$ cat flow/run.sh
#!/bin/bash
# the make line also repeats each setting of config.mk as NAME=value (left out here)
make -C /OpenROAD-flow-scripts/flow DESIGN_CONFIG=/design/flow/config.mk WORK_HOME=/design/flow/orfs CLKGATE_MAP_FILE= finish
$ cat flow/constraint.sdc
create_clock -name core_clock -period 11.0 [get_ports {clk}]
set_input_delay 2.2000 -clock core_clock [delete_from_list [all_inputs] [get_ports {clk}]]
set_output_delay 2.2000 -clock core_clock [all_outputs]
set_load 0.01 [all_outputs]
$ cat flow/config.mk
export PLATFORM = sky130hd
export DESIGN_NAME = upsample_csc
export DESIGN_NICKNAME = upsample_csc
export VERILOG_FILES = /design/flow/design.v
export SDC_FILE = /design/flow/constraint.sdc
export NUM_CORES = 4
export LEC_CHECK = 0
export CAP_MARGIN = 15
export CELL_PAD_IN_SITES_DETAIL_PLACEMENT = 1
export CELL_PAD_IN_SITES_GLOBAL_PLACEMENT = 3
export CORE_MARGIN = 2
export CORE_UTILIZATION = 40
export PLACE_DENSITY_LB_ADDON = 0.13
export SLEW_MARGIN = 20
$ cat flow/design.v
typedef enum logic [2:0] {
	S_IDLE,
	S_ENABLE_UART_RX,
	S_WAIT_UART_RX,
	S_M1,
	S_M2,
	S_M3
}top_state_type;
typedef enum logic [5:0] {
	S_M1_IDLE,
	S_M1_Lead_in_0,
	S_M1_Lead_in_1,
	S_M1_Lead_in_2,
	S_M1_Lead_in_3,
	S_M1_Lead_in_4,
	S_M1_Lead_in_5,
	S_M1_Lead_in_6,
	S_M1_Lead_in_7,
	S_M1_Lead_in_8,
	S_M1_Loop_0,
	S_M1_Loop_1,
	S_M1_Loop_2,
	S_M1_Loop_3,
	S_M1_Loop_4,
	S_M1_Loop_5,
	S_M1_Loop_6,
	S_M1_Loop_7,
	S_M1_Loop_8,
	S_M1_Loop_9,
	S_M1_Loop_10,
	S_M1_Loop_11,
	S_M1_Loop_12,
	S_M1_Loop_13,
	S_M1_Loop_14,
	S_M1_Loop_15,
	S_M1_Lead_out_0,
	S_M1_Lead_out_1,
	S_M1_Lead_out_2,
	S_M1_Lead_out_3,
	S_M1_Lead_out_4,
	S_M1_Lead_out_5,
	S_M1_Lead_out_6,
	S_M1_Lead_out_7,
	S_M1_Lead_out_8,
	S_M1_Lead_out_9,
	S_M1_Lead_out_10,
	S_M1_Lead_out_11,
	S_M1_Lead_out_12,
	S_M1_Lead_out_13,
	S_M1_Lead_out_14,
	S_M1_Lead_out_15,
	S_M1_Lead_out_16,
	S_M1_Lead_out_17,
	S_M1_Lead_out_18,
	S_M1_Lead_out_19,
	S_M1_Lead_out_20,
	S_M1_Lead_out_21,
	S_M1_Lead_out_22,
	S_M1_Lead_out_23,
	S_M1_Lead_out_24,
	S_M1_Lead_out_25,
	S_M1_Lead_out_26,
	S_M1_Lead_out_27,
	S_M1_Lead_out_28,
	S_M1_Lead_out_29,
	S_M1_1,
	S_M1_DONE
}M1_state_type;
typedef enum logic [2:0] {
	S_M2_IDLE,
	S_M2_1,
	S_M2_DONE
}M2_state_type;
typedef enum logic [2:0] {
	S_M3_IDLE,
	S_M3_1,
	S_M3_DONE
}M3_state_type;
typedef enum logic [1:0] {
	S_RXC_IDLE,
	S_RXC_SYNC,
	S_RXC_ASSEMBLE_DATA,
	S_RXC_STOP_BIT
} RX_Controller_state_type;
typedef enum logic [2:0] {
	S_US_IDLE,
	S_US_STRIP_FILE_HEADER_1,
	S_US_STRIP_FILE_HEADER_2,
	S_US_START_FIRST_BYTE_RECEIVE,
	S_US_WRITE_FIRST_BYTE,
	S_US_START_SECOND_BYTE_RECEIVE,
	S_US_WRITE_SECOND_BYTE
} UART_SRAM_state_type;
typedef enum logic [3:0] {
	S_VS_WAIT_NEW_PIXEL_ROW,
	S_VS_NEW_PIXEL_ROW_DELAY_1,
	S_VS_NEW_PIXEL_ROW_DELAY_2,
	S_VS_NEW_PIXEL_ROW_DELAY_3,
	S_VS_NEW_PIXEL_ROW_DELAY_4,
	S_VS_NEW_PIXEL_ROW_DELAY_5,
	S_VS_FETCH_PIXEL_DATA_0,
	S_VS_FETCH_PIXEL_DATA_1,
	S_VS_FETCH_PIXEL_DATA_2,
	S_VS_FETCH_PIXEL_DATA_3
} VGA_SRAM_state_type;
`timescale 1ns/100ps
`default_nettype none
module M1 (
    input logic CLOCK_50_I,                    
    input logic resetn,                        
    input logic M1_start,
    output logic M1_done,
    input logic [15:0] M1_SRAM_read_data,
    output logic [15:0] M1_SRAM_write_data,
    output logic [17:0] M1_SRAM_address,
    output logic M1_SRAM_we_n,
    output logic [31:0] M1_mult_1_in1,
    output logic [31:0] M1_mult_1_in2,
    output logic [31:0] M1_mult_2_in1,
    output logic [31:0] M1_mult_2_in2,
    output logic [31:0] M1_mult_3_in1,
    output logic [31:0] M1_mult_3_in2,
    input logic [63:0] M1_mult_res_1,
    input logic [63:0] M1_mult_res_2,
    input logic [63:0] M1_mult_res_3
);
M1_state_type top_state;
parameter Y_base_address = 18'd0,
            U_base_address = 18'd38400,
             V_base_address = 18'd57600,
             RGB_base_address = 18'd146944,
        R_rem = 32'd14608704,
        G_rem = 32'd8879296,
        B_rem = 32'd18148672,
        Y_coe = 18'd76284,
        R_U_coe = 18'd0,
        R_V_coe = 18'd104595,
        G_U_coe = 18'd25624,
        G_V_coe = 18'd53281,
        B_U_coe = 18'd132251,
        B_V_coe = 18'd0,
        UV_5_coe = 18'd21,
        UV_3_coe = 18'd52,
        UV_1_coe = 18'd159,
        UV_rem = 18'd128;
logic [31:0] mult_op_1, mult_op_2, mult_op_3, mult_op_4, mult_op_5, mult_op_6;
logic [63:0] mult_res_1, mult_res_2, mult_res_3;
assign M1_mult_1_in1 = mult_op_1;
assign M1_mult_1_in2 = mult_op_2;
assign M1_mult_2_in1 = mult_op_3;
assign M1_mult_2_in2 = mult_op_4;
assign M1_mult_3_in1 = mult_op_5;
assign M1_mult_3_in2 = mult_op_6;
assign mult_res_1 = M1_mult_res_1;
assign mult_res_2 = M1_mult_res_2;
assign mult_res_3 = M1_mult_res_3;
logic [17:0] Y_counter;
logic [17:0] U_V_counter;
logic [17:0] RGB_counter;
logic [7:0] line_counter;
logic [15:0] Y_data;  
logic [7:0] U_prime_data;  
logic [7:0] U_buffer;  
logic [7:0] U_jplus5_data;
logic [7:0] U_jplus3_data;
logic [7:0] U_jplus1_data;
logic [7:0] U_jminus1_data;
logic [7:0] U_jminus3_data;
logic [7:0] U_jminus5_data;
logic [7:0] V_prime_data;  
logic [7:0] V_buffer;  
logic [7:0] V_jplus5_data;
logic [7:0] V_jplus3_data;
logic [7:0] V_jplus1_data;
logic [7:0] V_jminus1_data;
logic [7:0] V_jminus3_data;
logic [7:0] V_jminus5_data;
logic [63:0] R_data;  
logic [63:0] G_data;  
logic [63:0] B_data;  
logic start_buf;
always @(posedge CLOCK_50_I or negedge resetn) begin
    if (~resetn) begin
        top_state <= S_M1_IDLE;
        start_buf <= 1'b0;
        M1_done <= 1'b0;
        mult_op_1 <= 32'd0;
        mult_op_2 <= 32'd0;
        mult_op_3 <= 32'd0;
        mult_op_4 <= 32'd0;
        mult_op_5 <= 32'd0;
        mult_op_6 <= 32'd0;
        Y_counter <= 18'd0;
        U_V_counter <= 18'd0;
        RGB_counter <= 18'd0;
        Y_data <= 16'd0;
        U_prime_data <= 8'd0;
        U_buffer <= 8'd0;
        U_jplus5_data <= 8'd0;
        U_jplus3_data <= 8'd0;
        U_jplus1_data <= 8'd0;
        U_jminus1_data <= 8'd0;
        U_jminus3_data <= 8'd0;
        U_jminus5_data <= 8'd0;
        V_prime_data <= 8'd0;
        V_buffer <= 8'd0;
        V_jplus5_data <= 8'd0;
        V_jplus3_data <= 8'd0;
        V_jplus1_data <= 8'd0;
        V_jminus1_data <= 8'd0;
        V_jminus3_data <= 8'd0;
        V_jminus5_data <= 8'd0;
        R_data <= 8'd0;
        G_data <= 8'd0;
        B_data <= 8'd0;
        M1_SRAM_address <= 18'd0;
        M1_SRAM_write_data <= 16'd0;
        M1_SRAM_we_n <= 1'b1;
    end else begin
			start_buf <= M1_start;
        case (top_state)
        S_M1_IDLE: begin
            if(M1_start && ~start_buf) begin
              M1_SRAM_address <= Y_base_address + Y_counter;
                top_state <= S_M1_Lead_in_0;
            end
        end
        S_M1_Lead_in_0: begin
            M1_SRAM_address <= U_base_address + U_V_counter;
            M1_SRAM_we_n <= 1'b1;
            top_state <= S_M1_Lead_in_1;
        end
        S_M1_Lead_in_1: begin
            M1_SRAM_address <= V_base_address + U_V_counter;
            U_V_counter <= U_V_counter + 18'd1;
            top_state <= S_M1_Lead_in_2;
        end
        S_M1_Lead_in_2: begin
            M1_SRAM_address <= U_base_address + U_V_counter;
            Y_data <= M1_SRAM_read_data;  
            top_state <= S_M1_Lead_in_3;
        end
        S_M1_Lead_in_3: begin
            M1_SRAM_address <= V_base_address + U_V_counter;
            U_prime_data <= M1_SRAM_read_data[15:8];  
            U_jplus1_data <= M1_SRAM_read_data[7:0];  
            U_jminus1_data <= M1_SRAM_read_data[15:8];  
            U_jminus3_data <= M1_SRAM_read_data[15:8];  
            U_jminus5_data <= M1_SRAM_read_data[15:8];  
            top_state <= S_M1_Lead_in_4;
        end
        S_M1_Lead_in_4: begin
            V_prime_data <= M1_SRAM_read_data[15:8];  
            V_jplus1_data <= M1_SRAM_read_data[7:0];  
            V_jminus1_data <= M1_SRAM_read_data[15:8];  
            V_jminus3_data <= M1_SRAM_read_data[15:8];  
            V_jminus5_data <= M1_SRAM_read_data[15:8];  
            mult_op_1 <= Y_coe;
            mult_op_2 <= Y_data[15:8];
            mult_op_3 <= R_U_coe;
            mult_op_4 <= U_prime_data;
            mult_op_5 <= R_V_coe;
            mult_op_6 <= M1_SRAM_read_data[15:8];
            top_state <= S_M1_Lead_in_5;
        end
        S_M1_Lead_in_5: begin
            U_jplus5_data <= M1_SRAM_read_data[7:0];  
            U_jplus3_data <= M1_SRAM_read_data[15:8];  
            R_data <= (mult_res_1 + mult_res_3 - R_rem);
            mult_op_3 <= G_U_coe;
            mult_op_5 <= G_V_coe;
            top_state <= S_M1_Lead_in_6;
        end
        S_M1_Lead_in_6: begin
            V_jplus5_data <= M1_SRAM_read_data[7:0];  
            V_jplus3_data <= M1_SRAM_read_data[15:8];  
            G_data <= (mult_res_1 - mult_res_2 - mult_res_3 + G_rem);
            mult_op_3 <= B_U_coe;
            mult_op_5 <= B_V_coe;
        if (RGB_counter != 18'd0) RGB_counter <= RGB_counter + 18'd1;
            top_state <= S_M1_Lead_in_7;
        end
        S_M1_Lead_in_7: begin
            M1_SRAM_address <= RGB_base_address + RGB_counter;
            M1_SRAM_we_n <= 1'b0;
            M1_SRAM_write_data[15:8] <= (R_data[31] == 1'b1)?8'b0:((|R_data[30:24])?8'd255:R_data[23:16]);
            M1_SRAM_write_data[7:0] <= (G_data[31] == 1'b1)?8'b0:((|G_data[30:24])?8'd255:G_data[23:16]);;
            B_data <= (mult_res_1 + mult_res_2 - B_rem);
            mult_op_1 <= UV_5_coe;
            mult_op_2 <= U_jplus5_data + U_jminus5_data;
            mult_op_3 <= UV_3_coe;
            mult_op_4 <= U_jplus3_data + U_jminus3_data;
            mult_op_5 <= UV_1_coe;
            mult_op_6 <= U_jplus1_data + U_jminus1_data;
            Y_counter <= Y_counter + 18'd1;
            top_state <= S_M1_Lead_in_8;
        end
        S_M1_Lead_in_8: begin
            M1_SRAM_address <= Y_base_address + Y_counter;
            M1_SRAM_we_n <= 1'b1;
            U_prime_data <= (mult_res_1 - mult_res_2 + mult_res_3 + UV_rem) >> 8;
            mult_op_1 <= UV_5_coe;
            mult_op_2 <= V_jplus5_data + V_jminus5_data;
            mult_op_3 <= UV_3_coe;
            mult_op_4 <= V_jplus3_data + V_jminus3_data;
            mult_op_5 <= UV_1_coe;
            mult_op_6 <= V_jplus1_data + V_jminus1_data;
            U_V_counter <= U_V_counter + 18'd1;
            top_state <= S_M1_Loop_0;
        end
        S_M1_Loop_0: begin
            M1_SRAM_address <= U_base_address + U_V_counter;
            V_prime_data <= (mult_res_1 - mult_res_2 + mult_res_3 + UV_rem) >> 8;
            mult_op_1 <= Y_coe;
            mult_op_2 <= Y_data[7:0];
            mult_op_3 <= R_U_coe;
            mult_op_4 <= U_prime_data;
            mult_op_5 <= R_V_coe;
            mult_op_6 <= (mult_res_1 - mult_res_2 + mult_res_3 + UV_rem) >> 8;
            top_state <= S_M1_Loop_1;
        end
        S_M1_Loop_1: begin
            M1_SRAM_address <= V_base_address + U_V_counter;
            R_data <= (mult_res_1 + mult_res_3 - R_rem);
            mult_op_3 <= G_U_coe;
            mult_op_5 <= G_V_coe;
            RGB_counter <= RGB_counter + 18'd1;
            top_state <= S_M1_Loop_2;
        end
        S_M1_Loop_2: begin
            M1_SRAM_address <= RGB_base_address + RGB_counter;
            Y_data <= M1_SRAM_read_data;  
            M1_SRAM_we_n <= 1'b0;
            M1_SRAM_write_data[15:8] <= (B_data[31] == 1'b1)?8'b0:((|B_data[30:24])?8'd255:B_data[23:16]);;
            M1_SRAM_write_data[7:0] <= (R_data[31] == 1'b1)?8'b0:((|R_data[30:24])?8'd255:R_data[23:16]);;
            U_prime_data <= U_jplus1_data;
            G_data <= (mult_res_1 - mult_res_2 - mult_res_3 + G_rem);
            mult_op_3 <= B_U_coe;
            mult_op_5 <= B_V_coe;
            top_state <= S_M1_Loop_3;
        end
        S_M1_Loop_3: begin
            M1_SRAM_we_n <= 1'b1;
            U_buffer <= M1_SRAM_read_data[7:0];  
            U_jplus5_data <= M1_SRAM_read_data[15:8];  
            U_jplus3_data <= U_jplus5_data;  
            U_jplus1_data <= U_jplus3_data;  
            U_jminus1_data <= U_jplus1_data;  
            U_jminus3_data <= U_jminus1_data;
            U_jminus5_data <= U_jminus3_data;
            V_prime_data <= V_jplus1_data;
            B_data <= (mult_res_1 + mult_res_2 - B_rem);
            mult_op_1 <= Y_coe;
            mult_op_2 <= Y_data[15:8];
            mult_op_3 <= R_U_coe;
            mult_op_4 <= U_prime_data;
            mult_op_5 <= R_V_coe;
            mult_op_6 <= V_jplus1_data;
            RGB_counter <= RGB_counter + 18'd1;
            top_state <= S_M1_Loop_4;
        end
        S_M1_Loop_4: begin
            M1_SRAM_address <= RGB_base_address + RGB_counter;
            M1_SRAM_we_n <= 1'b0;
            M1_SRAM_write_data[15:8] <= (G_data[31] == 1'b1)?8'b0:((|G_data[30:24])?8'd255:G_data[23:16]);;
            M1_SRAM_write_data[7:0] <= (B_data[31] == 1'b1)?8'b0:((|B_data[30:24])?8'd255:B_data[23:16]);;
            V_buffer <= M1_SRAM_read_data[7:0];  
            V_jplus5_data <= M1_SRAM_read_data[15:8];  
            V_jplus3_data <= V_jplus5_data;  
            V_jplus1_data <= V_jplus3_data;  
            V_jminus1_data <= V_jplus1_data;  
            V_jminus3_data <= V_jminus1_data;
            V_jminus5_data <= V_jminus3_data;
            R_data <= (mult_res_1 + mult_res_3 - R_rem);
            mult_op_3 <= G_U_coe;
            mult_op_5 <= G_V_coe;
            top_state <= S_M1_Loop_5;
        end
        S_M1_Loop_5: begin
            M1_SRAM_we_n <= 1'b1;
            G_data <= (mult_res_1 - mult_res_2 - mult_res_3 + G_rem);
            mult_op_3 <= B_U_coe;
            mult_op_5 <= B_V_coe;
            RGB_counter <= RGB_counter + 18'd1;
            top_state <= S_M1_Loop_6;
        end
        S_M1_Loop_6: begin
            M1_SRAM_address <= RGB_base_address + RGB_counter;
            M1_SRAM_we_n <= 1'b0;
            M1_SRAM_write_data[15:8] <= (R_data[31] == 1'b1)?8'b0:((|R_data[30:24])?8'd255:R_data[23:16]);;
            M1_SRAM_write_data[7:0] <= (G_data[31] == 1'b1)?8'b0:((|G_data[30:24])?8'd255:G_data[23:16]);;
            B_data <= (mult_res_1 + mult_res_2 - B_rem);
            mult_op_1 <= UV_5_coe;
            mult_op_2 <= U_jplus5_data + U_jminus5_data;
            mult_op_3 <= UV_3_coe;
            mult_op_4 <= U_jplus3_data + U_jminus3_data;
            mult_op_5 <= UV_1_coe;
            mult_op_6 <= U_jplus1_data + U_jminus1_data;
            Y_counter <= Y_counter + 18'd1;
            top_state <= S_M1_Loop_7;
        end
        S_M1_Loop_7: begin
            M1_SRAM_address <= Y_base_address + Y_counter;
            M1_SRAM_we_n <= 1'b1;
            U_prime_data <= (mult_res_1 - mult_res_2 + mult_res_3 + UV_rem) >> 8;
            mult_op_2 <= V_jplus5_data + V_jminus5_data;
            mult_op_4 <= V_jplus3_data + V_jminus3_data;
            mult_op_6 <= V_jplus1_data + V_jminus1_data;
            top_state <= S_M1_Loop_8;
        end
        S_M1_Loop_8: begin
            V_prime_data <= (mult_res_1 - mult_res_2 + mult_res_3 + UV_rem) >> 8;
            mult_op_1 <= Y_coe;
            mult_op_2 <= Y_data[7:0];
            mult_op_3 <= R_U_coe;
            mult_op_4 <= U_prime_data;
            mult_op_5 <= R_V_coe;
            mult_op_6 <= (mult_res_1 - mult_res_2 + mult_res_3 + UV_rem) >> 8;
            top_state <= S_M1_Loop_9;
        end
        S_M1_Loop_9: begin
            R_data <= (mult_res_1 + mult_res_3 - R_rem);
            mult_op_3 <= G_U_coe;
            mult_op_5 <= G_V_coe;
            RGB_counter <= RGB_counter + 18'd1;
            top_state <= S_M1_Loop_10;
        end
        S_M1_Loop_10: begin
            M1_SRAM_address <= RGB_base_address + RGB_counter;
            Y_data <= M1_SRAM_read_data;  
            M1_SRAM_we_n <= 1'b0;
            M1_SRAM_write_data[15:8] <= (B_data[31] == 1'b1)?8'b0:((|B_data[30:24])?8'd255:B_data[23:16]);;
            M1_SRAM_write_data[7:0] <= (R_data[31] == 1'b1)?8'b0:((|R_data[30:24])?8'd255:R_data[23:16]);;
            U_prime_data <= U_jplus1_data;
            G_data <= (mult_res_1 - mult_res_2 - mult_res_3 + G_rem);
            mult_op_3 <= B_U_coe;
            mult_op_5 <= B_V_coe;
            top_state <= S_M1_Loop_11;
        end
        S_M1_Loop_11: begin
            M1_SRAM_we_n <= 1'b1;
            U_jplus5_data <= U_buffer;
            U_jplus3_data <= U_jplus5_data;  
            U_jplus1_data <= U_jplus3_data;  
            U_jminus1_data <= U_jplus1_data;  
            U_jminus3_data <= U_jminus1_data;
            U_jminus5_data <= U_jminus3_data;
            V_prime_data <= V_jplus1_data;
            B_data <= (mult_res_1 + mult_res_2 - B_rem);
            mult_op_1 <= Y_coe;
            mult_op_2 <= Y_data[15:8];
            mult_op_3 <= R_U_coe;
            mult_op_4 <= U_prime_data;
            mult_op_5 <= R_V_coe;
            mult_op_6 <= V_jplus1_data;
            RGB_counter <= RGB_counter + 18'd1;
            top_state <= S_M1_Loop_12;
        end
        S_M1_Loop_12: begin
            M1_SRAM_address <= RGB_base_address + RGB_counter;
            M1_SRAM_we_n <= 1'b0;
            M1_SRAM_write_data[15:8] <= (G_data[31] == 1'b1)?8'b0:((|G_data[30:24])?8'd255:G_data[23:16]);;
            M1_SRAM_write_data[7:0] <= (B_data[31] == 1'b1)?8'b0:((|B_data[30:24])?8'd255:B_data[23:16]);;
            V_jplus5_data <= V_buffer;
            V_jplus3_data <= V_jplus5_data;
            V_jplus1_data <= V_jplus3_data;
            V_jminus1_data <= V_jplus1_data;
            V_jminus3_data <= V_jminus1_data;
            V_jminus5_data <= V_jminus3_data;
            R_data <= (mult_res_1 + mult_res_3 - R_rem);
            mult_op_3 <= G_U_coe;
            mult_op_5 <= G_V_coe;
            top_state <= S_M1_Loop_13;
        end
        S_M1_Loop_13: begin
            M1_SRAM_we_n <= 1'b1;
            G_data <= (mult_res_1 - mult_res_2 - mult_res_3 + G_rem);
            mult_op_3 <= B_U_coe;
            mult_op_5 <= B_V_coe;
            RGB_counter <= RGB_counter + 18'd1;
            top_state <= S_M1_Loop_14;
        end
        S_M1_Loop_14: begin
            M1_SRAM_address <= RGB_base_address + RGB_counter;
            M1_SRAM_we_n <= 1'b0;
            M1_SRAM_write_data[15:8] <= (R_data[31] == 1'b1)?8'b0:((|R_data[30:24])?8'd255:R_data[23:16]);;
            M1_SRAM_write_data[7:0] <= (G_data[31] == 1'b1)?8'b0:((|G_data[30:24])?8'd255:G_data[23:16]);;
            B_data <= (mult_res_1 + mult_res_2 - B_rem);
            mult_op_1 <= UV_5_coe;
            mult_op_2 <= U_jplus5_data + U_jminus5_data;
            mult_op_3 <= UV_3_coe;
            mult_op_4 <= U_jplus3_data + U_jminus3_data;
            mult_op_5 <= UV_1_coe;
            mult_op_6 <= U_jplus1_data + U_jminus1_data;
            Y_counter <= Y_counter + 18'd1;
            top_state <= S_M1_Loop_15;
        end
        S_M1_Loop_15: begin
            M1_SRAM_address <= Y_base_address + Y_counter;
            M1_SRAM_we_n <= 1'b1;
            U_prime_data <= (mult_res_1 - mult_res_2 + mult_res_3 + UV_rem) >> 8;
            mult_op_2 <= V_jplus5_data + V_jminus5_data;
            mult_op_4 <= V_jplus3_data + V_jminus3_data;
            mult_op_6 <= V_jplus1_data + V_jminus1_data;
            if (U_V_counter % 18'd80 == 18'd79) begin
                top_state <= S_M1_Lead_out_0;
            end else begin
                U_V_counter <= U_V_counter + 18'd1;
                top_state <= S_M1_Loop_0;
        end
        end
        S_M1_Lead_out_0: begin
                        V_prime_data <= (mult_res_1 - mult_res_2 + mult_res_3 + UV_rem) >> 8;
                        mult_op_1 <= Y_coe;
                        mult_op_2 <= Y_data[7:0];
                        mult_op_3 <= R_U_coe;
                        mult_op_4 <= U_prime_data;
                        mult_op_5 <= R_V_coe;
                        mult_op_6 <= ((mult_res_1 - mult_res_2 + mult_res_3 + UV_rem) >> 8);
            top_state <= S_M1_Lead_out_1;
        end
        S_M1_Lead_out_1: begin
                        R_data <= (mult_res_1 + mult_res_3 - R_rem);
                        mult_op_3 <= G_U_coe;
                        mult_op_5 <= G_V_coe;
                        RGB_counter <= RGB_counter + 18'd1;
            top_state <= S_M1_Lead_out_2;
        end
        S_M1_Lead_out_2: begin
                        M1_SRAM_address <= RGB_base_address + RGB_counter;
                        Y_data <= M1_SRAM_read_data;
                        M1_SRAM_we_n <= 1'b0;
                        M1_SRAM_write_data[15:8] <= (B_data[31] == 1'b1)?8'b0:((|B_data[30:24])?8'd255:B_data[23:16]);;
                        M1_SRAM_write_data[7:0] <= (R_data[31] == 1'b1)?8'b0:((|R_data[30:24])?8'd255:R_data[23:16]);;
                        U_prime_data <= U_jplus1_data;
                        G_data <= (mult_res_1 - mult_res_2 - mult_res_3 + G_rem);
                        mult_op_3 <= B_U_coe;
                        mult_op_5 <= B_V_coe;
            top_state <= S_M1_Lead_out_3;
        end
        S_M1_Lead_out_3: begin
                        M1_SRAM_we_n <= 1'b1;
                        U_jplus3_data <= U_jplus5_data;
                        U_jplus1_data <= U_jplus3_data;
                        U_jminus1_data <= U_jplus1_data;
                        U_jminus3_data <= U_jminus1_data;
                        U_jminus5_data <= U_jminus3_data;
                        V_prime_data <= V_jplus1_data;
                        B_data <= (mult_res_1 + mult_res_2 - B_rem);
                        mult_op_1 <= Y_coe;
                        mult_op_2 <= Y_data[15:8];
                        mult_op_3 <= R_U_coe;
                        mult_op_4 <= U_prime_data;
                        mult_op_5 <= R_V_coe;
                        mult_op_6 <= V_jplus1_data;
                        RGB_counter <= RGB_counter + 18'd1;
            top_state <= S_M1_Lead_out_4;
        end
        S_M1_Lead_out_4: begin
                        M1_SRAM_address <= RGB_base_address + RGB_counter;
                        M1_SRAM_we_n <= 1'b0;
                        M1_SRAM_write_data[15:8] <= (G_data[31] == 1'b1)?8'b0:((|G_data[30:24])?8'd255:G_data[23:16]);;
                        M1_SRAM_write_data[7:0] <= (B_data[31] == 1'b1)?8'b0:((|B_data[30:24])?8'd255:B_data[23:16]);;
                        V_jplus3_data <= V_jplus5_data;
                        V_jplus1_data <= V_jplus3_data;
                        V_jminus1_data <= V_jplus1_data;
                        V_jminus3_data <= V_jminus1_data;
                        V_jminus5_data <= V_jminus3_data;
                        R_data <= (mult_res_1 + mult_res_3 - R_rem);
                        mult_op_3 <= G_U_coe;
                        mult_op_5 <= G_V_coe;
            top_state <= S_M1_Lead_out_5;
        end
        S_M1_Lead_out_5: begin
                        M1_SRAM_we_n <= 1'b1;
                        G_data <= (mult_res_1 - mult_res_2 - mult_res_3 + G_rem);
                        mult_op_3 <= B_U_coe;
                        mult_op_5 <= B_V_coe;
                        RGB_counter <= RGB_counter + 18'd1;
            top_state <= S_M1_Lead_out_6;
        end
        S_M1_Lead_out_6: begin
                        M1_SRAM_address <= RGB_base_address + RGB_counter;
                        M1_SRAM_we_n <= 1'b0;
                        M1_SRAM_write_data[15:8] <= (R_data[31] == 1'b1)?8'b0:((|R_data[30:24])?8'd255:R_data[23:16]);;
                        M1_SRAM_write_data[7:0] <= (G_data[31] == 1'b1)?8'b0:((|G_data[30:24])?8'd255:G_data[23:16]);;
                        B_data <= (mult_res_1 + mult_res_2 - B_rem);
                        mult_op_1 <= UV_5_coe;
                        mult_op_2 <= U_jplus5_data + U_jminus5_data;
                        mult_op_3 <= UV_3_coe;
                        mult_op_4 <= U_jplus3_data + U_jminus3_data;
                        mult_op_5 <= UV_1_coe;
                        mult_op_6 <= U_jplus1_data + U_jminus1_data;
                        Y_counter <= Y_counter + 18'd1;
            top_state <= S_M1_Lead_out_7;
        end
        S_M1_Lead_out_7: begin
                        M1_SRAM_address <= Y_base_address + Y_counter;
                        M1_SRAM_we_n <= 1'b1;
                        U_prime_data <= (mult_res_1 - mult_res_2 + mult_res_3 + UV_rem) >> 8;
                        mult_op_2 <= V_jplus5_data + V_jminus5_data;
                        mult_op_4 <= V_jplus3_data + V_jminus3_data;
                        mult_op_6 <= V_jplus1_data + V_jminus1_data;
            top_state <= S_M1_Lead_out_8;
        end
        S_M1_Lead_out_8: begin
                        V_prime_data <= (mult_res_1 - mult_res_2 + mult_res_3 + UV_rem) >> 8;
                        mult_op_1 <= Y_coe;
                        mult_op_2 <= Y_data[7:0];
                        mult_op_3 <= R_U_coe;
                        mult_op_4 <= U_prime_data;
                        mult_op_5 <= R_V_coe;
                        mult_op_6 <= ((mult_res_1 - mult_res_2 + mult_res_3 + UV_rem) >> 8);
            top_state <= S_M1_Lead_out_9;
        end
        S_M1_Lead_out_9: begin
                        R_data <= (mult_res_1 + mult_res_3 - R_rem);
                        mult_op_3 <= G_U_coe;
                        mult_op_5 <= G_V_coe;
                        RGB_counter <= RGB_counter + 18'd1;
            top_state <= S_M1_Lead_out_10;
        end
        S_M1_Lead_out_10: begin
                        M1_SRAM_address <= RGB_base_address + RGB_counter;
                        Y_data <= M1_SRAM_read_data;
                        M1_SRAM_we_n <= 1'b0;
                        M1_SRAM_write_data[15:8] <= (B_data[31] == 1'b1)?8'b0:((|B_data[30:24])?8'd255:B_data[23:16]);;
                        M1_SRAM_write_data[7:0] <= (R_data[31] == 1'b1)?8'b0:((|R_data[30:24])?8'd255:R_data[23:16]);;
                        U_prime_data <= U_jplus1_data;
                        G_data <= (mult_res_1 - mult_res_2 - mult_res_3 + G_rem);
                        mult_op_3 <= B_U_coe;
                        mult_op_5 <= B_V_coe;
            top_state <= S_M1_Lead_out_11;
        end
        S_M1_Lead_out_11: begin
                        M1_SRAM_we_n <= 1'b1;
                        U_jplus1_data <= U_jplus3_data;
                        U_jminus1_data <= U_jplus1_data;
                        U_jminus3_data <= U_jminus1_data;
                        U_jminus5_data <= U_jminus3_data;
                        V_prime_data <= V_jplus1_data;
                        B_data <= (mult_res_1 + mult_res_2 - B_rem);
                        mult_op_1 <= Y_coe;
                        mult_op_2 <= Y_data[15:8];
                        mult_op_3 <= R_U_coe;
                        mult_op_4 <= U_prime_data;
                        mult_op_5 <= R_V_coe;
                        mult_op_6 <= V_jplus1_data;
                        RGB_counter <= RGB_counter + 18'd1;
            top_state <= S_M1_Lead_out_12;
        end
        S_M1_Lead_out_12: begin
                        M1_SRAM_address <= RGB_base_address + RGB_counter;
                        M1_SRAM_we_n <= 1'b0;
                        M1_SRAM_write_data[15:8] <= (G_data[31] == 1'b1)?8'b0:((|G_data[30:24])?8'd255:G_data[23:16]);;
                        M1_SRAM_write_data[7:0] <= (B_data[31] == 1'b1)?8'b0:((|B_data[30:24])?8'd255:B_data[23:16]);;
                        V_jplus1_data <= V_jplus3_data;
                        V_jminus1_data <= V_jplus1_data;
                        V_jminus3_data <= V_jminus1_data;
                        V_jminus5_data <= V_jminus3_data;
                        R_data <= (mult_res_1 + mult_res_3 - R_rem);
                        mult_op_3 <= G_U_coe;
                        mult_op_5 <= G_V_coe;
            top_state <= S_M1_Lead_out_13;
        end
        S_M1_Lead_out_13: begin
                        M1_SRAM_we_n <= 1'b1;
                        G_data <= (mult_res_1 - mult_res_2 - mult_res_3 + G_rem);
                        mult_op_3 <= B_U_coe;
                        mult_op_5 <= B_V_coe;
                        RGB_counter <= RGB_counter + 18'd1;
            top_state <= S_M1_Lead_out_14;
        end
        S_M1_Lead_out_14: begin
                        M1_SRAM_address <= RGB_base_address + RGB_counter;
                        M1_SRAM_we_n <= 1'b0;
                        M1_SRAM_write_data[15:8] <= (R_data[31] == 1'b1)?8'b0:((|R_data[30:24])?8'd255:R_data[23:16]);;
                        M1_SRAM_write_data[7:0] <= (G_data[31] == 1'b1)?8'b0:((|G_data[30:24])?8'd255:G_data[23:16]);;
                        B_data <= (mult_res_1 + mult_res_2 - B_rem);
                        mult_op_1 <= UV_5_coe;
                        mult_op_2 <= U_jplus5_data + U_jminus5_data;
                        mult_op_3 <= UV_3_coe;
                        mult_op_4 <= U_jplus3_data + U_jminus3_data;
                        mult_op_5 <= UV_1_coe;
                        mult_op_6 <= U_jplus1_data + U_jminus1_data;
                        Y_counter <= Y_counter + 18'd1;
            top_state <= S_M1_Lead_out_15;
        end
        S_M1_Lead_out_15: begin
                        M1_SRAM_address <= Y_base_address + Y_counter;
                        M1_SRAM_we_n <= 1'b1;
                        U_prime_data <= (mult_res_1 - mult_res_2 + mult_res_3 + UV_rem) >> 8;
                        mult_op_2 <= V_jplus5_data + V_jminus5_data;
                        mult_op_4 <= V_jplus3_data + V_jminus3_data;
                        mult_op_6 <= V_jplus1_data + V_jminus1_data;
            top_state <= S_M1_Lead_out_16;
        end
        S_M1_Lead_out_16: begin
                        V_prime_data <= (mult_res_1 - mult_res_2 + mult_res_3 + UV_rem) >> 8;
                        mult_op_1 <= Y_coe;
                        mult_op_2 <= Y_data[7:0];
                        mult_op_3 <= R_U_coe;
                        mult_op_4 <= U_prime_data;
                        mult_op_5 <= R_V_coe;
                        mult_op_6 <= ((mult_res_1 - mult_res_2 + mult_res_3 + UV_rem) >> 8);
            top_state <= S_M1_Lead_out_17;
        end
        S_M1_Lead_out_17: begin
                        R_data <= (mult_res_1 + mult_res_3 - R_rem);
                        mult_op_3 <= G_U_coe;
                        mult_op_5 <= G_V_coe;
                        RGB_counter <= RGB_counter + 18'd1;
            top_state <= S_M1_Lead_out_18;
        end
        S_M1_Lead_out_18: begin
                        M1_SRAM_address <= RGB_base_address + RGB_counter;
                        Y_data <= M1_SRAM_read_data;
                        M1_SRAM_we_n <= 1'b0;
                        M1_SRAM_write_data[15:8] <= (B_data[31] == 1'b1)?8'b0:((|B_data[30:24])?8'd255:B_data[23:16]);;
                        M1_SRAM_write_data[7:0] <= (R_data[31] == 1'b1)?8'b0:((|R_data[30:24])?8'd255:R_data[23:16]);;
                        U_prime_data <= U_jplus1_data;
                        G_data <= (mult_res_1 - mult_res_2 - mult_res_3 + G_rem);
                        mult_op_3 <= B_U_coe;
                        mult_op_5 <= B_V_coe;
            top_state <= S_M1_Lead_out_19;
        end
        S_M1_Lead_out_19: begin
                        M1_SRAM_we_n <= 1'b1;
                        U_jminus1_data <= U_jplus1_data;
                        U_jminus3_data <= U_jminus1_data;
                        U_jminus5_data <= U_jminus3_data;
                        V_prime_data <= V_jplus1_data;
                        B_data <= (mult_res_1 + mult_res_2 - B_rem);
                        mult_op_1 <= Y_coe;
                        mult_op_2 <= Y_data[15:8];
                        mult_op_3 <= R_U_coe;
                        mult_op_4 <= U_prime_data;
                        mult_op_5 <= R_V_coe;
                        mult_op_6 <= V_jplus1_data;
                        RGB_counter <= RGB_counter + 18'd1;
            top_state <= S_M1_Lead_out_20;
        end
        S_M1_Lead_out_20: begin
                        M1_SRAM_address <= RGB_base_address + RGB_counter;
                        M1_SRAM_we_n <= 1'b0;
                        M1_SRAM_write_data[15:8] <= (G_data[31] == 1'b1)?8'b0:((|G_data[30:24])?8'd255:G_data[23:16]);;
                        M1_SRAM_write_data[7:0] <= (B_data[31] == 1'b1)?8'b0:((|B_data[30:24])?8'd255:B_data[23:16]);;
                        V_jminus1_data <= V_jplus1_data;
                        V_jminus3_data <= V_jminus1_data;
                        V_jminus5_data <= V_jminus3_data;
                        R_data <= (mult_res_1 + mult_res_3 - R_rem);
                        mult_op_3 <= G_U_coe;
                        mult_op_5 <= G_V_coe;
            top_state <= S_M1_Lead_out_21;
        end
        S_M1_Lead_out_21: begin
                        M1_SRAM_we_n <= 1'b1;
                        G_data <= (mult_res_1 - mult_res_2 - mult_res_3 + G_rem);
                        mult_op_3 <= B_U_coe;
                        mult_op_5 <= B_V_coe;
                        RGB_counter <= RGB_counter + 18'd1;
            top_state <= S_M1_Lead_out_22;
        end
        S_M1_Lead_out_22: begin
                        M1_SRAM_address <= RGB_base_address + RGB_counter;
                        M1_SRAM_we_n <= 1'b0;
                        M1_SRAM_write_data[15:8] <= (R_data[31] == 1'b1)?8'b0:((|R_data[30:24])?8'd255:R_data[23:16]);;
                        M1_SRAM_write_data[7:0] <= (G_data[31] == 1'b1)?8'b0:((|G_data[30:24])?8'd255:G_data[23:16]);;
                        B_data <= (mult_res_1 + mult_res_2 - B_rem);
                        mult_op_1 <= UV_5_coe;
                        mult_op_2 <= U_jplus5_data + U_jminus5_data;
                        mult_op_3 <= UV_3_coe;
                        mult_op_4 <= U_jplus3_data + U_jminus3_data;
                        mult_op_5 <= UV_1_coe;
                        mult_op_6 <= U_jplus1_data + U_jminus1_data;
            top_state <= S_M1_Lead_out_23;
        end
        S_M1_Lead_out_23: begin
                        M1_SRAM_we_n <= 1'b1;
                        U_prime_data <= (mult_res_1 - mult_res_2 + mult_res_3 + UV_rem) >> 8;
                        mult_op_2 <= V_jplus5_data + V_jminus5_data;
                        mult_op_4 <= V_jplus3_data + V_jminus3_data;
                        mult_op_6 <= V_jplus1_data + V_jminus1_data;
            top_state <= S_M1_Lead_out_24;
        end
        S_M1_Lead_out_24: begin
                        V_prime_data <= (mult_res_1 - mult_res_2 + mult_res_3 + UV_rem) >> 8;
                        mult_op_1 <= Y_coe;
                        mult_op_2 <= Y_data[7:0];
                        mult_op_3 <= R_U_coe;
                        mult_op_4 <= U_prime_data;
                        mult_op_5 <= R_V_coe;
                        mult_op_6 <= ((mult_res_1 - mult_res_2 + mult_res_3 + UV_rem) >> 8);
            top_state <= S_M1_Lead_out_25;
        end
        S_M1_Lead_out_25: begin
                        R_data <= (mult_res_1 + mult_res_3 - R_rem);
                        mult_op_3 <= G_U_coe;
                        mult_op_5 <= G_V_coe;
                        RGB_counter <= RGB_counter + 18'd1;
            top_state <= S_M1_Lead_out_26;
        end
        S_M1_Lead_out_26: begin
                        M1_SRAM_address <= RGB_base_address + RGB_counter;
                        M1_SRAM_we_n <= 1'b0;
                        M1_SRAM_write_data[15:8] <= (B_data[31] == 1'b1)?8'b0:((|B_data[30:24])?8'd255:B_data[23:16]);;
                        M1_SRAM_write_data[7:0] <= (R_data[31] == 1'b1)?8'b0:((|R_data[30:24])?8'd255:R_data[23:16]);;
                        G_data <= (mult_res_1 - mult_res_2 - mult_res_3 + G_rem);
                        mult_op_3 <= B_U_coe;
                        mult_op_5 <= B_V_coe;
            top_state <= S_M1_Lead_out_27;
        end
        S_M1_Lead_out_27: begin
                        M1_SRAM_we_n <= 1'b1;
                        B_data <= (mult_res_1 + M1_mult_res_2 - B_rem);
                        RGB_counter <= RGB_counter + 18'd1;
            top_state <= S_M1_Lead_out_28;
        end
        S_M1_Lead_out_28: begin
                        M1_SRAM_address <= RGB_base_address + RGB_counter;
                        M1_SRAM_we_n <= 1'b0;
                        M1_SRAM_write_data[15:8] <= (G_data[31] == 1'b1)?8'b0:((|G_data[30:24])?8'd255:G_data[23:16]);;
                        M1_SRAM_write_data[7:0] <= (B_data[31] == 1'b1)?8'b0:((|B_data[30:24])?8'd255:B_data[23:16]);;
            Y_counter <= Y_counter + 18'd1;
            top_state <= S_M1_Lead_out_29;
        end
        S_M1_Lead_out_29: begin
            M1_SRAM_we_n <= 1'b1;
            M1_SRAM_address <= Y_base_address + Y_counter;
            if (Y_counter >= 18'd38399) begin
                top_state <= S_M1_1;
            end else begin
                U_V_counter <= U_V_counter + 18'd1;
                top_state <= S_M1_Lead_in_0;
            end
        end
        S_M1_1: begin
            top_state <= S_M1_DONE;
        end
        S_M1_DONE: begin
            M1_done <= 1'b1;
        end
        default: top_state <= S_M1_IDLE;
        endcase
    end
end
endmodule
`timescale 1ns/100ps
`default_nettype none
module upsample_csc (
    input  logic        clk,
    input  logic        resetn,
    input  logic        start,
    output logic        done,
    input  logic [15:0] sram_read_data,
    output logic [15:0] sram_write_data,
    output logic [17:0] sram_address,
    output logic        sram_we_n
);
logic [31:0] mult_1_in1, mult_1_in2;
logic [31:0] mult_2_in1, mult_2_in2;
logic [31:0] mult_3_in1, mult_3_in2;
logic [63:0] mult_1_res, mult_2_res, mult_3_res;
assign mult_1_res = mult_1_in1 * mult_1_in2;
assign mult_2_res = mult_2_in1 * mult_2_in2;
assign mult_3_res = mult_3_in1 * mult_3_in2;
M1 M1_unit (
    .CLOCK_50_I(clk),
    .resetn(resetn),
    .M1_start(start),
    .M1_done(done),
    .M1_SRAM_read_data(sram_read_data),
    .M1_SRAM_write_data(sram_write_data),
    .M1_SRAM_address(sram_address),
    .M1_SRAM_we_n(sram_we_n),
    .M1_mult_1_in1(mult_1_in1),
    .M1_mult_1_in2(mult_1_in2),
    .M1_mult_2_in1(mult_2_in1),
    .M1_mult_2_in2(mult_2_in2),
    .M1_mult_3_in1(mult_3_in1),
    .M1_mult_3_in2(mult_3_in2),
    .M1_mult_res_1(mult_1_res),
    .M1_mult_res_2(mult_2_res),
    .M1_mult_res_3(mult_3_res)
);
endmodule
==> results of run 1 <==
## repair_timing
item / CTS / global route
resized: 29 / 64
buffers inserted: 1 / 12
hold endpoints to repair: 0 / 0
pin swaps: 10 / 41
endpoints found under the setup margin: 6 / 10
## per-layer routing
metal  GRT usage (%)  part of all wire [%]  wire, µm  vias up
li1                -                     -         -    18220
met1           35.50                    47     72150    18910
met2           40.76                    45     68930      600
met3           3.473                   4.0      6096      184
met4           7.236                   3.1      4755        2
met5               0                0.0066        10        -
## final cells by class
type                            count  area [µm²]  share of cell area [%]
Tap cell                         1536        1922                   3.620
Inverter                          939        3525                   6.640
Clock inverter                     16       195.2                  0.3677
Multi-Input combinational cell   3850       35030                   65.98
Clock buffer                       62        1247                   2.350
Timing Repair Buffer              324        2580                   4.860
Sequential cell                   343        8587                   16.18
## through the flow
step                cell area, µm²  util, %  setup slack, ns  instances  TNS [ns]
finish                       53080    45.07           0.4793       7070         0
global route                 53080    45.07          -0.1900       7070   -0.3805
CTS                          52650    44.71          0.05482       7058         0
detailed placement           51120    43.41          -0.5092       6979    -1.660
global placement             51120    43.41          -0.2425       6979   -0.6157
floorplan                    47320        -           0.1300       5294         0
==> results.toml, run 1 <==
# implementation run metrics
[worst_setup_path]
crit_start = "M1_unit.mult_op_2[3]$_DFFE_PN0P_"
worstPathArrival_ns = 10.98
cpMostUsedCell = "ha_1"
worstSetupStartpointType = "register"
rr_worst_depth = 48
rr_endpoint = "M1_unit.mult_op_6[31]$_DFFE_PN0P_"
cp-endpoint = "M1_unit.mult_op_6[31]$_DFFE_PN0P_"
crit_required_ns = 11.46
crit_buf_inv = 5
end_kind = "register"
cp_slowest_cell = "fa_1"
worstSetupPathType = "reg -> reg"
cp_top_family = "adder cells"
critPathMaxFanout = 4
cp.depth = 48
max_stage_delay_ns = 0.53
r2r_slack_ns = 0.48
crit-reg2reg-launch = "M1_unit.mult_op_2[3]$_DFFE_PN0P_"

[sta]
period_used_pct = 95.64
hold_viol = 0
worstMarginPinSlew_ns = 1.177
fmax_ghz = 0.09505
finalMaxSlewViolations = 0
layout_min_cycle_time_ns = 10.52
setup_viol = 0
holdWs_ns = 0.4737
fin_skew_ns = 0.05858
relSlewSlack_pct = 21.21

[grt]
antenna_found_initial = 5
overflow = 0
grt_start_max_net_pins = 92
grt_pass1_wl_mm = 238.7
track_usage_pct = 25.35
grt_pass1_vias = 40500

[yosys]
yosys_cells = 5294
avgSynthCellArea_um2 = 8.939
muxShareOfSynthArea_pct = 1.240
common_cells = "inv_1 (937), ha_1 (881), nand2_1 (394)"
yosysTopAreaCell = "ha_1"
fp_nets = 6567
ys_sh_simple_pct = 12.68
synthTopCellsByArea = "ha_1 (23%), dfrtp_1 (18%), fa_1 (16%), inv_1 (7.4%), xnor2_1 (3.6%)"
synthesis.area_um2 = 47320
ys_seq_share_pct = 18.14
ys_sh_xor_pct = 5.296
yosys_warnings = 1
top_cell = "inv_1"
synth_flops = 343
ys_top_logic_family = "adder cells"
ys_types = 113
synthCells = 5294
yosysTopAreaCellShare_pct = 23.29
ff_type = "dfrtp_1"
ys_area_um2 = 47320
ys_sh_adder_pct = 39.10
aoi_share_pct = 14.71
synth-edff-count = 0
async_flop_share_pct = 100.0

[clock_tree]
clk_latency_ns = 0.63
cts-buffers-inserted = 43
clkSlewWorstSetupHoldPaths_ns = 0.06
cts_buffer_depth = 3
root_buffer = "clkbuf_16"
clkSinkCount = 343
cts_tree = "yes"
hold_buffers = 0
cts.htree.levels = 2

[layout]
fin_nets = 6774
syn_to_final_growth_pct = 12.17
num-fill-cells = 13730

[detailed_routing]
first_iter_violations = 1804
wl_per_cell_um = 21.49
drtAntennaViolNets = 0
vias_per_cell = 5.362
routed_wl_mm = 151.9
route.detailed.drc = 0
n_antenna_cell = 0
drt_pass1_iterations = 7
vias = 37910

[die]
ios = 55
rows = 126
coreArea_um2 = 117800
die-area_um2 = 121100
fp_util_pct = 40.19
fp.dieW_um = 348.0
die_y_um = 348.0

[hold_path]
whs_endpoint = "M1_unit.R_data[26]$_DFFE_PN0P_"
min_from = "M1_unit.R_data[26]$_DFFE_PN0P_"
hp-class = "reg -> reg"
hold_path_depth = 2

[status]
outcome = "timing/DRC/antenna clean"

[place]
place_hpwl_mm = 126.0
routabilityCongestion = 0.8550
io_buffers = 54

[run]
warnings = 106
drv_cap = 0
==> run 2, diff against run 1 <==
- CAP_MARGIN: 15 -> 20
- CELL_PAD_IN_SITES_DETAIL_PLACEMENT: 1 -> not set
- CELL_PAD_IN_SITES_GLOBAL_PLACEMENT: 3 -> not set
- CORE_UTILIZATION: 40 -> 72
- PLACE_DENSITY: not set -> 0.65
- PLACE_DENSITY_LB_ADDON: 0.13 -> not set
- SETUP_SLACK_MARGIN: not set -> -0.47
- clock period: 11.0 -> 5.97 ns (I/O delays scaled with it)
==> results.toml, run 2 <==
# implementation run metrics
[place]
place_hpwl_mm = 130.6
io_buffers = 54
routabilityCongestion = 0.9718

[clock_tree]
hold_buffers = 0
cts.htree.levels = 2
cts-buffers-inserted = 41
root_buffer = "clkbuf_16"
clkSinkCount = 343
cts_buffer_depth = 3

[yosys]
synthesis.area_um2 = 47320
async_flop_share_pct = 100.0
ys_sh_adder_pct = 39.10
yosys_cells = 5294
synthCells = 5294
synth_flops = 343
ys_area_um2 = 47320
synth-edff-count = 0
ys_sh_simple_pct = 12.68
yosysTopAreaCellShare_pct = 23.29
fp_nets = 6567
ys_top_logic_family = "adder cells"
ys_sh_xor_pct = 5.296
synthTopCellsByArea = "ha_1 (23%), dfrtp_1 (18%), fa_1 (16%), inv_1 (7.4%), xnor2_1 (3.6%)"
ys_seq_share_pct = 18.14
yosysTopAreaCell = "ha_1"
avgSynthCellArea_um2 = 8.939
aoi_share_pct = 14.71
ff_type = "dfrtp_1"
common_cells = "inv_1 (937), ha_1 (881), nand2_1 (394)"
ys_types = 113
top_cell = "inv_1"
yosys_warnings = 1
muxShareOfSynthArea_pct = 1.240

[status]
stop_error = "[ERROR GRT-0116] Global routing finished with congestion. Check the congestion regions in the DRC Viewer."
stop_stage = "global routing"
outcome = "stopped before the end"

[die]
rows = 93
fp_util_pct = 73.15
fp.dieW_um = 260.4
die_y_um = 260.4
ios = 55
die-area_um2 = 67800
coreArea_um2 = 64700

[grt]
track_usage_pct = 97.56
overflow = 5746
## run 2: per-layer routing
metal,overflow,global-route usage [%]
met1,1683,99.65
met2,1905,104.1
met3,1306,97.33
met4,698,81.81
met5,154,83.26
## run 2: through the flow
| stage | area (µm²) | std cells | setup TNS, ns | setup WS, ns | util (%) |
|---|---|---|---|---|---|
| floorplan | 48560 | 5294 | -146.95 | -3.660 | - |
| global placement | 57010 | 7040 | -224.72 | -4.169 | 88.12 |
| detailed placement | 57020 | 7040 | -263.04 | -4.936 | 88.14 |
| CTS | 60450 | 7172 | -239.77 | -4.352 | 93.44 |
## run 2: what timing repair did
| action | 4_1_cts |
|---|---|
| cloned | 1 |
| hold endpoints to repair | 0 |
| setup buffers | 76 |
| pin swaps | 149 |
| endpoints found under the setup margin | 107 |
| gates resized | 289 |
==> run 3, diff against run 2 <==
- ABC_AREA: not set -> 1
- CORE_UTILIZATION: 72 -> 71
- CTS_CLUSTER_DIAMETER: not set -> 170
- CTS_CLUSTER_SIZE: not set -> 36
- PLACE_DENSITY: 0.65 -> 0.63
- SETUP_SLACK_MARGIN: -0.47 -> not set
- clock period: 5.97 -> 8.91 ns (I/O delays scaled with it)
==> results.toml, run 3 <==
# implementation run metrics
[yosys]
muxShareOfSynthArea_pct = 0.05249
ys_sh_simple_pct = 16.27
yosys_cells = 6020
ys_sh_adder_pct = 38.78
synth-edff-count = 0
yosysTopAreaCell = "ha_1"
ys_types = 68
synthTopCellsByArea = "ha_1 (23%), dfrtp_1 (18%), fa_1 (16%), inv_1 (11%), nand2_1 (8.2%)"
ff_type = "dfrtp_1"
synth_flops = 343
yosys_warnings = 1
ys_area_um2 = 47680
fp_nets = 7293
aoi_share_pct = 10.19
ys_seq_share_pct = 18.01
async_flop_share_pct = 100.0
ys_top_logic_family = "adder cells"
avgSynthCellArea_um2 = 7.920
yosysTopAreaCellShare_pct = 23.12
common_cells = "inv_1 (1400), nand2_1 (1036), ha_1 (881)"
ys_sh_xor_pct = 4.241
top_cell = "inv_1"
synthCells = 6020
synthesis.area_um2 = 47680

[place]
place_inst = 7324
routabilityCongestion = 1.003
place_area_um2 = 52720
place_ws_ns = -0.8260
io_buffers = 54
place_hpwl_mm = 110.9

[clock_tree]
cts_buffer_depth = 3
cts.htree.levels = 1
clkSinkCount = 343
cts-buffers-inserted = 14
hold_buffers = 0
root_buffer = "clkbuf_16"

[die]
ios = 55
rows = 95
die-area_um2 = 69240
fp.dieW_um = 263.1
die_y_um = 263.1
fp_util_pct = 71.37
coreArea_um2 = 66800

[grt]
track_usage_pct = 75.52
overflow = 27

[status]
stop_stage = "global routing"
stop_error = "[ERROR GRT-0232] Routing congestion too high. Check the congestion heatmap in the GUI."
outcome = "stopped before the end"
==> run 3: what timing repair did <==
action	CTS
cloned	1
pin swaps	122
buffers inserted	172
setup endpoints to repair	40
resized	274
==> run 3: per-layer routing <==
| metal | track usage, % | overflow |
|---|---|---|
| met5 | 44.21 | 4 |
| met4 | 66.92 | 2 |
| met3 | 63.99 | 18 |
| met2 | 89.52 | 3 |
| met1 | 77.29 | 0 |
==> run 4, diff against run 3 <==
- CORE_ASPECT_RATIO: not set -> 0.5
- CORE_UTILIZATION: 71 -> 72
- CTS_CLUSTER_DIAMETER: 170 -> 360
- CTS_CLUSTER_SIZE: 36 -> 97
- PLACE_DENSITY: 0.63 -> 0.6
- SETUP_SLACK_MARGIN: not set -> 1.62
- TNS_END_PERCENT: not set -> 15
- clock period: 8.91 -> 9.9 ns (I/O delays scaled with it)
==> results.toml, run 4 <==
# implementation run metrics
[status]
outcome = "stopped before the end"
stop_stage = "global routing"

[yosys]
synthCells = 6020
synthTopCellsByArea = "ha_1 (23%), dfrtp_1 (18%), fa_1 (16%), inv_1 (11%), nand2_1 (8.2%)"
synthesis.area_um2 = 47680
ff_type = "dfrtp_1"
yosys_warnings = 1
muxShareOfSynthArea_pct = 0.05249
ys_sh_simple_pct = 16.27
ys_types = 68
top_cell = "inv_1"
yosys_cells = 6020
ys_area_um2 = 47680
ys_sh_adder_pct = 38.78
common_cells = "inv_1 (1400), nand2_1 (1036), ha_1 (881)"
fp_nets = 7293
yosysTopAreaCellShare_pct = 23.12
yosysTopAreaCell = "ha_1"
synth-edff-count = 0
synth_flops = 343
ys_sh_xor_pct = 4.241
aoi_share_pct = 10.19
avgSynthCellArea_um2 = 7.920
ys_seq_share_pct = 18.01
ys_top_logic_family = "adder cells"
async_flop_share_pct = 100.0

[die]
fp.dieW_um = 367.9
die_y_um = 186.0
ios = 55
coreArea_um2 = 65240
fp_util_pct = 73.08
rows = 66
die-area_um2 = 68410

[place]
place_hpwl_mm = 107.6
io_buffers = 54
routabilityCongestion = 0.9998

[clock_tree]
root_buffer = "clkbuf_16"
cts-buffers-inserted = 7
clkSinkCount = 343
cts_buffer_depth = 3
cts.htree.levels = 1
## run 4: what timing repair did
item | 4_1_cts
setup endpoints to repair | 62
gates resized | 264
setup buffers | 173
gates cloned | 1
pin swaps | 211
hold buffers | 0
## run 4: stage by stage
step	area, µm²	util (%)	worst slack (ns)	std cells	setup TNS [ns]
4_1_cts	52580	80.60	0.5450	7089	0
2_1_floorplan	48110	-	0.9299	6020	0
3_3_place_gp	49710	76.20	0.08920	6907	0
3_5_place_dp	49710	76.20	-0.09367	6907	-0.1841
==> run 5, diff against run 4 <==
- ABC_AREA: 1 -> not set
- CORE_ASPECT_RATIO: 0.5 -> not set
- CORE_UTILIZATION: 72 -> 71
- CTS_CLUSTER_DIAMETER: 360 -> not set
- CTS_CLUSTER_SIZE: 97 -> 36
- PLACE_DENSITY: 0.6 -> 0.63
- SETUP_SLACK_MARGIN: 1.62 -> not set
- TNS_END_PERCENT: 15 -> not set
- clock period: 9.9 -> 9.48 ns (I/O delays scaled with it)
==> results.toml, run 5 <==
# implementation run metrics
[die]
die-area_um2 = 68740
coreArea_um2 = 65860
die_y_um = 262.2
ios = 55
fp.dieW_um = 262.2
fp_util_pct = 71.85
rows = 94

[layout]
final-comb-area_um2 = 36190
syn_to_final_growth_pct = 16.99
num-fill-cells = 3796
final_cells = 6639
seq_area_um2 = 8597
fin_nets = 7012

[place]
io_buffers = 54
place_inst = 6509
routabilityCongestion = 0.9792
place_hpwl_mm = 108.9

[clock_tree]
clkSinkCount = 343
root_buffer = "clkbuf_16"
clkSlewWorstSetupHoldPaths_ns = 0.06
cts_tree = "yes"
cts_buffer_depth = 3
cts-buffers-inserted = 41
clk_latency_ns = 0.62
cts.htree.levels = 2

[detailed_routing]
drt_pass1_iterations = 6
vias = 41480
routed_wl_mm = 149.1
vias_per_cell = 6.247
drtAntennaViolNets = 0
wl_per_cell_um = 22.46
first_iter_violations = 3742
route.detailed.drc = 0

[yosys]
ys_sh_simple_pct = 12.68
aoi_share_pct = 14.71
ys_types = 113
yosys_cells = 5294
top_cell = "inv_1"
ys_area_um2 = 47320
avgSynthCellArea_um2 = 8.939
synth-edff-count = 0
ys_top_logic_family = "adder cells"
synthTopCellsByArea = "ha_1 (23%), dfrtp_1 (18%), fa_1 (16%), inv_1 (7.4%), xnor2_1 (3.6%)"
ys_sh_xor_pct = 5.296
yosysTopAreaCell = "ha_1"
synthCells = 5294
muxShareOfSynthArea_pct = 1.240
synthesis.area_um2 = 47320
synth_flops = 343
yosys_warnings = 1
ff_type = "dfrtp_1"
ys_sh_adder_pct = 39.10
ys_seq_share_pct = 18.14
yosysTopAreaCellShare_pct = 23.29
async_flop_share_pct = 100.0
common_cells = "inv_1 (937), ha_1 (881), nand2_1 (394)"
fp_nets = 6567

[worst_setup_path]
rr_worst_depth = 51
crit_buf_inv = 11
worstPathArrival_ns = 10.82
rr_endpoint = "M1_unit.mult_op_6[28]$_DFFE_PN0P_"
max_stage_delay_ns = 0.61
worstSetupStartpointType = "register"
crit_start = "M1_unit.mult_op_3[10]$_DFFE_PN0P_"
worstSetupPathType = "reg -> reg"
cp_slowest_cell = "fa_1"
crit-reg2reg-launch = "M1_unit.mult_op_3[10]$_DFFE_PN0P_"
critPathMaxFanout = 8
cp_top_family = "adder cells"
crit_required_ns = 9.91
r2r_slack_ns = -0.90
cp.depth = 51
cp-endpoint = "M1_unit.mult_op_6[28]$_DFFE_PN0P_"
end_kind = "register"
cpMostUsedCell = "a21oi_2"

[grt]
grt_pass1_wl_mm = 217.5
grt_start_max_net_pins = 186
track_usage_pct = 40.56
grt_pass1_vias = 40810
antenna_found_initial = 2
overflow = 0

[hold_path]
whs_endpoint = "M1_unit.M1_done$_DFFE_PN0P_"
hp-class = "reg -> reg"
min_from = "M1_unit.M1_done$_DFFE_PN0P_"
hold_path_depth = 1

[sta]
relSlewSlack_pct = 26.41
layout_min_cycle_time_ns = 10.38
holdWs_ns = 0.4626
fmax_ghz = 0.09631
fin_skew_ns = 0.03408
worstMarginPinSlew_ns = 1.095
rsz0062_at_grt = "yes"
worst_slack_ns = -0.9035
finalMaxSlewViolations = 0
setup_viol = 19
period_used_pct = 109.5
hold_viol = 0

[run]
warnings = 117
drv_cap = 0

[status]
outcome = "finished with violations"
violations = "negative setup slack"
-- run 5: cell type report --
cell class / count / area share [%]
Multi-Input combinational cell: 3850 / 65.36
Sequential cell: 343 / 15.53
Timing Repair Buffer: 564 / 8.088
Inverter: 939 / 6.389
Clock buffer: 48 / 1.955
Tap cell: 864 / 1.953
Clock inverter: 28 / 0.7119
Antenna cell: 3 / 0.01356
-- run 5: metal layers --
layer,share of wire (%),vias to the layer above,GRT usage [%]
li1,-,18710,-
met1,37,20100,50.34
met2,46,2004,65.72
met3,9.1,663,8.256
met4,8.0,4,23.90
met5,0.018,-,0
-- run 5: stage by stage --
stage          setup WS (ns)  area [µm²]  utilization (%)  TNS [ns]
2_1_floorplan        -0.1573       47600                -   -0.3084
3_3_place_gp         -0.6910       52020            78.98    -3.990
3_5_place_dp         -0.9806       52020            78.98    -7.900
4_1_cts              -0.5917       53980            81.96    -3.302
5_1_grt               -1.180       55360            84.05    -14.15
6_report             -0.9035       55360            84.06    -8.606
-- run 5: what timing repair did --
action	CTS	global route
gates cloned	0	1
endpoints found under the setup margin	19	32
pin swaps	47	95
hold buffers	0	0
buffers inserted	23	30
resized	73	214
==> run 6, diff against run 5 <==
- ABC_AREA: not set -> 1
- CAP_MARGIN: 20 -> 5
- CELL_PAD_IN_SITES_DETAIL_PLACEMENT: not set -> 0
- CELL_PAD_IN_SITES_GLOBAL_PLACEMENT: not set -> 0
- CORE_UTILIZATION: 71 -> 72
- CTS_CLUSTER_DIAMETER: not set -> 55
- CTS_CLUSTER_SIZE: 36 -> 35
- HOLD_SLACK_MARGIN: not set -> -0.09
- MIN_ROUTING_LAYER: not set -> met1
- PLACE_DENSITY: 0.63 -> 0.64
- SETUP_SLACK_MARGIN: not set -> -0.53
- SLEW_MARGIN: 20 -> 0
- clock period: 9.48 -> 7.32 ns (I/O delays scaled with it)
==> results.toml, run 6 <==
# implementation run metrics
[status]
outcome = "stopped before the end"
stop_stage = "global routing"
stop_error = "[ERROR GRT-0116] Global routing finished with congestion. Check the congestion regions in the DRC Viewer."

[yosys]
synth-edff-count = 0
synth_flops = 343
yosys_cells = 6020
ys_area_um2 = 47680
yosys_warnings = 1
synthCells = 6020
yosysTopAreaCellShare_pct = 23.12
ys_sh_adder_pct = 38.78
synthesis.area_um2 = 47680
ys_types = 68
ff_type = "dfrtp_1"
ys_sh_simple_pct = 16.27
yosysTopAreaCell = "ha_1"
fp_nets = 7293
ys_seq_share_pct = 18.01
ys_sh_xor_pct = 4.241
aoi_share_pct = 10.19
ys_top_logic_family = "adder cells"
avgSynthCellArea_um2 = 7.920
muxShareOfSynthArea_pct = 0.05249
top_cell = "inv_1"
synthTopCellsByArea = "ha_1 (23%), dfrtp_1 (18%), fa_1 (16%), inv_1 (11%), nand2_1 (8.2%)"
common_cells = "inv_1 (1400), nand2_1 (1036), ha_1 (881)"
async_flop_share_pct = 100.0

[die]
ios = 55
fp_util_pct = 72.65
die_y_um = 261.3
die-area_um2 = 68290
rows = 94
fp.dieW_um = 261.3
coreArea_um2 = 65630

[grt]
overflow = 124
track_usage_pct = 75.28

[place]
place_area_um2 = 55160
routabilityCongestion = 0.9835
place_hpwl_mm = 121.9
io_buffers = 54

[clock_tree]
root_buffer = "clkbuf_16"
cts_buffer_depth = 3
clkSinkCount = 343
cts.htree.levels = 2
cts-buffers-inserted = 36
run 6: stage by stage:
| stage | setup slack [ns] | cells | utilization (%) |
|---|---|---|---|
| CTS | -1.946 | 7800 | 90.14 |
| detailed placement | -2.273 | 7567 | 84.04 |
| global placement | -1.891 | 7567 | 84.04 |
| floorplan | -1.569 | 6020 | - |
run 6: timing repair:
action / CTS
setup buffers: 183
pin swaps: 147
endpoints found under the setup margin: 69
resized: 314
hold buffers: 0
cloned: 1
run 6: routing by layer:
| metal | global-route usage (%) | overflow |
|---|---|---|
| met1 | 76.04 | 2 |
| met2 | 90.39 | 51 |
| met3 | 62.34 | 14 |
| met4 | 67.31 | 53 |
| met5 | 52.01 | 4 |
